Setup of job 4894:
==> flow/design.v <==
module division(input clk, input rst, input start, input [31:0] dividendo, divisor,
                output [31:0] cociente, residuo, output done);
reg [31:0] shift_register;
reg [31:0] pre_divisor;
reg [31:0] cont;
reg idle;                       
reg done_r;                     
reg [15:0] resta, pre_cocido, res, cocido;
always @ (posedge clk) begin
  done_r <= 1'b0;
  if (rst) begin
    idle = 1'b1;
  end else if (idle) begin
    if (start) begin
      cont = 32'b0;
      shift_register = {8'b0, dividendo[15:0]};
      pre_cocido = 16'b0;
      pre_divisor = divisor;
      shift_register = shift_register << 1;
      cont = cont + 1'b1;
      idle = 1'b0;
    end
  end else begin
    if (cont < 5'd17) begin
      if (shift_register[31:16] < pre_divisor[15:0]) begin
        pre_cocido = pre_cocido << 1;
      end else begin
        resta = shift_register[31:16] - pre_divisor[15:0];
        pre_cocido = pre_cocido << 1;
        pre_cocido[0] = 1'b1;
        shift_register[31:16] = resta;
      end
      shift_register = shift_register << 1;
      cont = cont + 1'b1;
    end else begin
      cocido = pre_cocido;
      res = shift_register[31:16]>>1;
      idle = 1'b1;
      done_r <= 1'b1;
    end
  end
end
assign cociente = {16'b0, cocido};
assign residuo = {16'b0, res};
assign done = done_r;
endmodule
==> flow/config.mk <==
export PLATFORM = sky130hd
export DESIGN_NAME = division
export DESIGN_NICKNAME = division
export VERILOG_FILES = /design/flow/design.v
export SDC_FILE = /design/flow/constraint.sdc
export NUM_CORES = 4
export LEC_CHECK = 0
export ABC_AREA = 0
export CAP_MARGIN = 30
export CORE_MARGIN = 4
export CORE_UTILIZATION = 26
export CTS_CLUSTER_DIAMETER = 233
export CTS_CLUSTER_SIZE = 98
export PLACE_DENSITY = 0.95
export SLEW_MARGIN = 20
export TNS_END_PERCENT = 15
==> flow/constraint.sdc <==
create_clock -name core_clock -period 4.9 [get_ports {clk}]
set_input_delay 0.9800 -clock core_clock [delete_from_list [all_inputs] [get_ports {clk}]]
set_output_delay 0.9800 -clock core_clock [all_outputs]
set_load 0.01 [all_outputs]
run.sh (not shown) runs the stock make flow with config.mk's settings and CLKGATE_MAP_FILE=.
[inputs] job 8974 vs job 4894
- PLACE_DENSITY removed (was 0.95)
- CORE_UTILIZATION changed from 26 to 72
- CORE_MARGIN changed from 4 to 2
- SETUP_SLACK_MARGIN newly set to 0.3
- TNS_END_PERCENT removed (was 15)
- CTS_CLUSTER_SIZE changed from 98 to 59
- the clock period (ns, I/O delays scaled along) changed from 4.9 to 2.47
==> results <==
- Nothing crashed in job 8974 and all stages finished; the problem is that the final layout failed, the offending checks being setup timing.
- Min measured slew at the worst slew-check pin across job 8974 and job 4894: job 8974
- Insertion delay at the late pin of the worst-skew pair: job 8974 vs job 4894 up 150 ps
- In the metrics for job 8974 and job 4894, the one carrying the lower number of gates resized after cts is job 4894.
#### Input delta (job 6390 over job 8974)
- SETUP_SLACK_MARGIN: 0.3 -> 0.51
- CTS_CLUSTER_SIZE: 59 -> unset
- CORE_UTILIZATION: 72 -> 70
- the clock period (ns, I/O delays scaled along): 2.47 -> 2.63
==> comparison <==
The flow did not stop early for job 6390: all stages ran, and the layout cleared the timing, DRC and antenna checks.
No crash in job 8974: every stage finished, but the layout fails its final checks due to setup timing.
Run comparison: job 8974 critical path startpoint shift_register[21]$_SDFFCE_PP0P_; job 6390 critical path startpoint pre_divisor[2]$_DFFE_PP_
Per the comparison of job 6390 with job 8974, setup slack moved up; post-CTS clock slew at the launch and capture registers of the worst setup and hold paths about even; clock buffer count went down by 2; static leakage power fell 3.3%.
Job 6390 vs job 8974, worst setup path endpoint: shift_register[30]$_SDFFCE_PP0P_ vs shift_register[27]$_SDFFCE_PP0P_
Placement row count (job 6390 vs. job 8974) increases by a few percent
Comparing job 6390 against job 8974, there is no change at all in critical path depth.
diff inputs: job 6390 => job 2171
- an added GPL_ROUTABILITY_DRIVEN of 0
- a deleted SETUP_SLACK_MARGIN that had been 0.51
- a change of the clock period (ns, I/O delays scaled along) from 2.63 to 2.46
==> comparison <==
- To summarise job 2171: no stage aborted, but the layout did not pass its checks, failing on setup timing.
- Taking job 6390 as the reference, in job 2171 core utilization decreased 0.87 points; count of clock-net buffers in the final layout increased 3.
- Job 6390 reports its destination of the critical timing path as shift_register[30]$_SDFFCE_PP0P_ while job 2171 reports shift_register[21]$_SDFFCE_PP0P_.
- Relative to job 6390, the maximum operating frequency of job 2171 is higher by 0.65%.
- In the tables for job 6390 and job 2171, combinational share of power reads lower with job 2171.
The following lists how job 7794 was set up differently from job 2171:
- GPL_ROUTABILITY_DRIVEN removed (was 0)
- CORE_UTILIZATION changed from 70 to 69
- CTS_CLUSTER_SIZE newly set to 40
- SETUP_SLACK_MARGIN newly set to 0.73
- CAP_MARGIN changed from 30 to 20
- CTS_CLUSTER_DIAMETER removed (was 233)
- ABC_AREA removed (was 0)
## What came out
From job 2171 to job 7794 the numbers moved as follows: aoi/oai-family share of the synthesized area roughly the same, chip area estimate from yosys synthesis roughly the same. Re standard-cell row count: no difference whatsoever between job 2171 and job 7794. Tool error DPL-0033 stopped job 7794 during 4_1_cts; no final results. Job 7794 vs. job 2171: placement-stage worst setup slack moved up; die width moved up; die area moved up; floorplan die height moved up.
Edits applied to the flow inputs when going from job 7794 to job 5933:
- CORE_UTILIZATION: 69 -> 68
- SETUP_SLACK_MARGIN: 0.73 -> 0.61
- ABC_AREA: unset -> 1
- CTS_CLUSTER_SIZE: 40 -> unset
- PLACE_DENSITY: unset -> 0.6
==> comparison <==
- Job 5933: complete, dirty (setup timing)
- Job 5933 vs job 7794: average footprint of a synthesized cell down in job 5933
- Area of the core (job 5933 vs. job 7794) increases by more than 10%
- In job 5933, the xor/xnor cell area share of the yosys netlist came out 4.1 points below the value in job 7794.
- Diff job 5933..job 7794 | async set or reset register ratio after synthesis | unchanged
- Placement row count ended up 8.8% higher on job 5933 than on job 7794.
- Taking job 7794 as the reference, in job 5933 synthesis area per yosys climbed 840 um2; number of distinct library cells after synthesis moved down.
- Looking at cell area after technology mapping, job 5933 sits 13% above job 7794.
- Delta (job 5933 minus job 7794): die area moved up; synthesized cell count moved up.
Power figures rest on the tool's default switching activity, not on a simulated workload.
